==> inputs of v30 <==
Design ALU, start of the top module:
module ALU #(
    parameter DATA_W = 32
)
(
    input                       i_clk,    
    input                       i_rst_n,  
    input                       i_valid,  
    input [DATA_W - 1 : 0]      i_A,      
    input [DATA_W - 1 : 0]      i_B,      
    input [         2 : 0]      i_inst,   
    output [2*DATA_W - 1 : 0]   o_data,   
    output                      o_done    
);
    parameter S_IDLE           = 2'd0;
    parameter S_ONE_CYCLE_OP   = 2'd1;
    parameter S_MULTI_CYCLE_OP = 2'd2;
    reg  [         1: 0] state, state_nxt;  
    reg  [  DATA_W-1: 0] operand_a, operand_a_nxt;
    reg  [  DATA_W-1: 0] operand_b, operand_b_nxt;
    reg  [         2: 0] inst, inst_nxt;
    wire [  DATA_W-1: 0] add_buf, sub_buf;
    reg  [  2*DATA_W: 0] shift_reg, shift_reg_nxt;
    reg                  done, done_nxt;
    reg  [         4: 0] counter;
    assign add_buf = operand_a + operand_b;
    assign sub_buf = operand_a - operand_b;
    assign o_data = shift_reg[ 2*DATA_W-1: 0];
    assign o_done = done;
    always @(*) begin
        if (i_valid) begin
            operand_a_nxt = i_A;
            operand_b_nxt = i_B;
            inst_nxt      = i_inst;
        end
        else begin
            operand_a_nxt = operand_a;
            operand_b_nxt = operand_b;
  ...
Settings: LEC_CHECK=0, CAP_MARGIN=20, CORE_ASPECT_RATIO=0.87, CORE_MARGIN=2, CORE_UTILIZATION=72, CTS_CLUSTER_DIAMETER=366, CTS_CLUSTER_SIZE=28, PLACE_DENSITY_LB_ADDON=0.0, SETUP_SLACK_MARGIN=0.47, SLEW_MARGIN=20; clock period 1.64 ns.
run.sh (not shown) runs the stock make flow with config.mk's settings and CLKGATE_MAP_FILE=.
==> inputs of v14, as changes to v30 <==
==> flow/config.mk (replaced) <==
export PLATFORM = sky130hd
export DESIGN_NAME = ALU
export DESIGN_NICKNAME = ALU
export VERILOG_FILES = /design/flow/design.v
export SDC_FILE = /design/flow/constraint.sdc
export NUM_CORES = 4
export LEC_CHECK = 0
export CAP_MARGIN = 20
export CELL_PAD_IN_SITES_GLOBAL_PLACEMENT = 2
export CORE_MARGIN = 2
export CORE_UTILIZATION = 36
export CTS_CLUSTER_DIAMETER = 351
export CTS_CLUSTER_SIZE = 97
export PLACE_DENSITY = 0.39
export SLEW_MARGIN = 20
export TNS_END_PERCENT = 15
==> flow/constraint.sdc (replaced) <==
create_clock -name core_clock -period 7.0 [get_ports {i_clk}]
set_input_delay 1.4000 -clock core_clock [delete_from_list [all_inputs] [get_ports {i_clk}]]
set_output_delay 1.4000 -clock core_clock [all_outputs]
set_load 0.01 [all_outputs]
==> results <==
item	v14	v30
Most repeated cell in the gate-level netlist after synthesis	sky130_fd_sc_hd__nand2_1	sky130_fd_sc_hd__nand2_1
Result of the run	complete, no violations	stopped before the end
Stage where the flow stopped	-	3_5_place_dp
Net Count, Synth	2695	2695
Share of async-settable or async-resettable flops after synthesis	0.964	0.964
Post-Syn Area	0.0184 mm²	0.0184 mm²
Registers, synthesis	140	140
Seq/Total Area, Yosys	0.189	0.189
Mapped Cells	2456	2456
DIE HEIGHT	230 µm	153 µm
Area fraction in compound gates	0.323	0.323
Basic Gates by Area	0.184	0.184
Post-synth EDFFs	0	0
Num rows	82	54
Tally of unique sky130hd cells used after synthesis	105	105
Die Width	230 µm	176 µm
Floorplan-stage core utilization	0.366	0.733
Count of input and output buffers	134	134
Core region area	0.0504 mm²	0.0251 mm²
Synthesis area per yosys	0.0184 mm²	0.0184 mm²
Number of cells in the yosys synthesis report	2456	2456
Die Footprint	0.0530 mm²	0.0269 mm²
Yosys adder share	0.116	0.116
Mux cell area share	0.0654	0.0654
Area fraction in xor and xnor cells	0.0475	0.0475
Dominant register cell in the synthesized netlist	sky130_fd_sc_hd__dfrtp_1	sky130_fd_sc_hd__dfrtp_1
Routability Congestion	0.948	1.34

==> sierra <==
ALU again, from the RTL that the note above started with.
clock: 7.0 ns
lec_check: 0
cap_margin: 5
cell_pad_in_sites_detail_placement: 2
cell_pad_in_sites_global_placement: 3
core_aspect_ratio: 1.65
core_margin: 3
core_utilization: 59
gpl_routability_driven: 0
min_routing_layer: met2
slew_margin: 20
tns_end_percent: 65
==> fjord: changes against sierra <==
==> flow/config.mk (replaced) <==
export PLATFORM = sky130hd
export DESIGN_NAME = ALU
export DESIGN_NICKNAME = ALU
export VERILOG_FILES = /design/flow/design.v
export SDC_FILE = /design/flow/constraint.sdc
export NUM_CORES = 4
export LEC_CHECK = 0
export CAP_MARGIN = 20
export CORE_MARGIN = 2
export CORE_UTILIZATION = 70
export CTS_CLUSTER_DIAMETER = 29
export CTS_CLUSTER_SIZE = 37
export SETUP_SLACK_MARGIN = 0.5
export SLEW_MARGIN = 20
export TNS_END_PERCENT = 60
==> flow/constraint.sdc (replaced) <==
create_clock -name core_clock -period 3.49 [get_ports {i_clk}]
set_input_delay 0.6980 -clock core_clock [delete_from_list [all_inputs] [get_ports {i_clk}]]
set_output_delay 0.6980 -clock core_clock [all_outputs]
set_load 0.01 [all_outputs]
==> job_summary.md <==
### Metrics collected by this job

| Metric | Value |
|---|---|
| XORs/XNORs by Area | 4.753% |
| Fail Step | global placement without I/O |
| Status | stopped before the end |
| Die area | approximately 0.033 mm^2 |
| Adder Area Share | between 10% and 20% |
| Core Density at Floorplan | approximately 60% |
| Die Width | 143.6 um |
| Placeable Area | 0.03057 mm^2 |
| # Cells Yosys | 2,456 |
| Err | [ERROR GPL-0301] Utilization 134.348 % exceeds 100%. |
| Die height | 233.0 um |
| # rows | 82 |
[end of results for sierra]
==> job_summary.md <==
### Metrics collected by this job

| Metric | Value |
|---|---|
| XORs/XNORs by Area | between 4 and 5% |
| Core Density at Floorplan | a little under three quarters |
| Placed inst area | between 0.02 and 0.025 mm^2 |
| Clock Sinks | 140 |
| Err | [ERROR GRT-0232] Routing congestion too high. Check the congestion heatmap in the GUI. |
| Adder Area Share | 11.64% |
| Status | stopped before the end |
| Syn Nets | 2,695 |
| Die Width | 166.3 um |
| Fail Step | global routing |
| Die height | 166.3 um |
| Number of synthesized flops with an enable pin | 0 |
| Syn_area_per_cell | 7.503 um^2 |
| # Cells Yosys | 2,456 |
| Gr busiest metal | met2 |
| Die area | 0.02764 mm^2 |
| Placeable Area | 0.02598 mm^2 |
[end of results for fjord]

==> inputs of trial 82 <==
==> flow/design.v <==
module ALU #(
    parameter DATA_W = 32
)
(
    input                       i_clk,    
    input                       i_rst_n,  
    input                       i_valid,  
    input [DATA_W - 1 : 0]      i_A,      
    input [DATA_W - 1 : 0]      i_B,      
    input [         2 : 0]      i_inst,   
    output [2*DATA_W - 1 : 0]   o_data,   
    output                      o_done    
);
    parameter S_IDLE           = 2'd0;
    parameter S_ONE_CYCLE_OP   = 2'd1;
    parameter S_MULTI_CYCLE_OP = 2'd2;
    reg  [         1: 0] state, state_nxt;  
    reg  [  DATA_W-1: 0] operand_a, operand_a_nxt;
    reg  [  DATA_W-1: 0] operand_b, operand_b_nxt;
    reg  [         2: 0] inst, inst_nxt;
    wire [  DATA_W-1: 0] add_buf, sub_buf;
    reg  [  2*DATA_W: 0] shift_reg, shift_reg_nxt;
    reg                  done, done_nxt;
    reg  [         4: 0] counter;
    assign add_buf = operand_a + operand_b;
    assign sub_buf = operand_a - operand_b;
    assign o_data = shift_reg[ 2*DATA_W-1: 0];
    assign o_done = done;
    always @(*) begin
        if (i_valid) begin
            operand_a_nxt = i_A;
            operand_b_nxt = i_B;
            inst_nxt      = i_inst;
        end
        else begin
            operand_a_nxt = operand_a;
            operand_b_nxt = operand_b;
            inst_nxt      = inst;
        end
    end
    always @(*) begin
        case(state)
            S_IDLE           :  begin
                if (i_valid) state_nxt = (i_inst >= 6 ) ? S_MULTI_CYCLE_OP : S_ONE_CYCLE_OP;
                else state_nxt = state;
            end
            S_ONE_CYCLE_OP   :  state_nxt = S_IDLE;
            S_MULTI_CYCLE_OP :  state_nxt = (counter == 31) ? S_IDLE : state;           
            default : state_nxt = state;
        endcase
    end
    always @(posedge i_clk) begin 
        counter <= (state == S_MULTI_CYCLE_OP) ? counter + 5'd1 : 5'd0;
    end
    always @(*) begin
        shift_reg_nxt = shift_reg;
        case (state)
            S_IDLE          : begin
                shift_reg_nxt = 65'b0;
                done_nxt = 1'b0;
            end
            S_ONE_CYCLE_OP  : begin
                case (inst)
                    3'd0    : begin
                        if ((operand_a[DATA_W-1] == 1) && (operand_b[DATA_W-1] == 1) && (add_buf[DATA_W-1] == 0))
                            shift_reg_nxt[31:0] = {1'b1, 31'b0};
                        else if ((operand_a[DATA_W-1] == 0) && (operand_b[DATA_W-1] == 0) && (add_buf[DATA_W-1] == 1))
                            shift_reg_nxt[31:0] = {1'b0, {31{1'b1}}};
                        else
                            shift_reg_nxt[31:0] = add_buf;
                    end
                    3'd1    : begin
                        if ((operand_a[DATA_W-1] == 1) && (operand_b[DATA_W-1] == 0) && (sub_buf[DATA_W-1] == 0))
                            shift_reg_nxt[31:0] = {1'b1, 31'b0};
                        else if ((operand_a[DATA_W-1] == 0) && (operand_b[DATA_W-1] == 1) && (sub_buf[DATA_W-1] == 1))
                            shift_reg_nxt[31:0] = {1'b0, {31{1'b1}}};
                        else
                            shift_reg_nxt[31:0] = sub_buf;
                    end
                    3'd2    : shift_reg_nxt[31:0] = operand_a & operand_b;
                    3'd3    : shift_reg_nxt[31:0] = operand_a | operand_b;
                    3'd4    : shift_reg_nxt[31:0] = ($signed(operand_a) < $signed(operand_b)) ? 32'd1 : 32'd0;
                    3'd5    : shift_reg_nxt[31:0] = $signed(operand_a) >>> $signed(operand_b);
                    default : shift_reg_nxt[31:0] = shift_reg[31:0];
                endcase
                shift_reg_nxt[64:32] = 33'b0;
                done_nxt = 1'b1;
            end
            S_MULTI_CYCLE_OP: begin
                case (inst)
                    3'd6    : begin
                        if (counter == 0)
                            shift_reg_nxt[31:0] = operand_a;
                        else
                            shift_reg_nxt[31:0] = shift_reg[31:0];
                        if(shift_reg_nxt[0] == 1)
                            shift_reg_nxt[64:32] = shift_reg[63:32] + operand_b;
                        else
                            shift_reg_nxt[64:32] = shift_reg[63:32];
                        shift_reg_nxt = shift_reg_nxt >> 1;
                        if (counter == 31) 
                            done_nxt = 1'b1;
                        else 
                            done_nxt = 1'b0;
                    end
                    3'd7    :begin
                        if (counter == 0) begin
                            if ((operand_b == 1) && (operand_a[31] == 1)) begin
                                shift_reg_nxt[31:1] = operand_a[30:0];
                                shift_reg_nxt[32] = 0;
                                shift_reg_nxt[0] = 1;
                            end
                            else begin
                                shift_reg_nxt[32:1] = operand_a;
                                shift_reg_nxt[0] = 0;
                            end
                            shift_reg_nxt[63:33] = shift_reg[63:33];
                        end
                        else begin
                            if (shift_reg[63:32] >= operand_b) begin
                                shift_reg_nxt[63:32] = shift_reg[63:32] - operand_b;
                                shift_reg_nxt[0] = 1;
                            end
                            else begin
                                shift_reg_nxt[63:32] = shift_reg[63:32];
                                shift_reg_nxt[0] = 0;
                            end
                            shift_reg_nxt[31:1] = shift_reg[31:1];
                        end
                        if (counter == 31) 
                            done_nxt = 1'b1;
                        else begin
                            shift_reg_nxt = shift_reg_nxt << 1;
                            done_nxt = 1'b0;
                        end
                    end
                    default :begin
                        shift_reg_nxt = shift_reg;
                        done_nxt = done;
                    end
                endcase
            end
            default : begin
                shift_reg_nxt = shift_reg;
                done_nxt = 1'b0;
            end
        endcase
    end
    always @(posedge i_clk or negedge i_rst_n) begin
        if(!i_rst_n) begin 
            done <= 0;
        end
        else begin
            done <= done_nxt;
        end
    end
    always @(posedge i_clk or negedge i_rst_n) begin
        if (!i_rst_n) begin
            state       <= S_IDLE;
            operand_a   <= 0;
            operand_b   <= 0;
            inst        <= 0;
            shift_reg   <= 0;
        end
        else begin
            state       <= state_nxt;
            operand_a   <= operand_a_nxt;
            operand_b   <= operand_b_nxt;
            inst        <= inst_nxt;
            shift_reg   <= shift_reg_nxt;
        end
    end
endmodule
==> flow/run.sh <==
#!/bin/bash
# the make line also repeats each setting of config.mk as NAME=value (left out here)
make -C /OpenROAD-flow-scripts/flow DESIGN_CONFIG=/design/flow/config.mk WORK_HOME=/design/flow/orfs CLKGATE_MAP_FILE= finish
==> flow/config.mk <==
export PLATFORM = sky130hd
export DESIGN_NAME = ALU
export DESIGN_NICKNAME = ALU
export VERILOG_FILES = /design/flow/design.v
export SDC_FILE = /design/flow/constraint.sdc
export NUM_CORES = 4
export LEC_CHECK = 0
export CAP_MARGIN = 0
export CORE_ASPECT_RATIO = 0.87
export CORE_MARGIN = 2
export CORE_UTILIZATION = 72
export CTS_CLUSTER_DIAMETER = 28
export CTS_CLUSTER_SIZE = 51
export PLACE_DENSITY_LB_ADDON = 0.0
export SETUP_SLACK_MARGIN = 0.47
export SLEW_MARGIN = 20
==> flow/constraint.sdc <==
create_clock -name core_clock -period 1.64 [get_ports {i_clk}]
set_input_delay 0.3280 -clock core_clock [delete_from_list [all_inputs] [get_ports {i_clk}]]
set_output_delay 0.3280 -clock core_clock [all_outputs]
set_load 0.01 [all_outputs]
==> trial 79 (differences from trial 82) <==
==> flow/config.mk (replaced) <==
export PLATFORM = sky130hd
export DESIGN_NAME = ALU
export DESIGN_NICKNAME = ALU
export VERILOG_FILES = /design/flow/design.v
export SDC_FILE = /design/flow/constraint.sdc
export NUM_CORES = 4
export LEC_CHECK = 0
export CAP_MARGIN = 20
export CORE_MARGIN = 2
export CORE_UTILIZATION = 72
export SETUP_SLACK_MARGIN = 1.05
export SLEW_MARGIN = 20
export TNS_END_PERCENT = 5
==> flow/constraint.sdc (replaced) <==
create_clock -name core_clock -period 3.64 [get_ports {i_clk}]
set_input_delay 0.7280 -clock core_clock [delete_from_list [all_inputs] [get_ports {i_clk}]]
set_output_delay 0.7280 -clock core_clock [all_outputs]
set_load 0.01 [all_outputs]
==> comparison table <==
Number of distinct library cell variants in the gate-level netlist after synthesis: trial 79 105; trial 82 105
Xor-xnor portion of the synthesized cell area: trial 79 4.753%; trial 82 4.753%
Die span in y: trial 79 164.0 µm; trial 82 153.2 µm
FF+latch count, synth: trial 79 140; trial 82 140
Compound-gate portion of the synthesized area: trial 79 32.32%; trial 82 32.32%
Register share after synthesis: trial 79 18.88%; trial 82 18.88%
Nets at Floorplan: trial 79 2695; trial 82 2695
Count of synthesis-stage warnings from yosys: trial 79 1; trial 82 1
Number of placement rows: trial 79 58; trial 82 54
Run status: trial 79 did not finish; trial 82 did not finish
Failing step: trial 79 global routing; trial 82 detailed placement
FP Util: trial 79 73.18%; trial 82 73.32%
Syn_area_per_cell: trial 79 7.503 µm²; trial 82 7.503 µm²
Area of the core: trial 79 25180 µm²; trial 82 25130 µm²
Gate count after technology mapping: trial 79 2456; trial 82 2456
Final Wtd Congestion: trial 79 1.207; trial 82 1.339
Mux share: trial 79 6.539%; trial 82 6.539%
Area enclosed by the die boundary: trial 79 26890 µm²; trial 82 26890 µm²
Adder-Cell Fraction of Synth Area: trial 79 11.64%; trial 82 11.64%
Horizontal die size: trial 79 164.0 µm; trial 82 175.5 µm
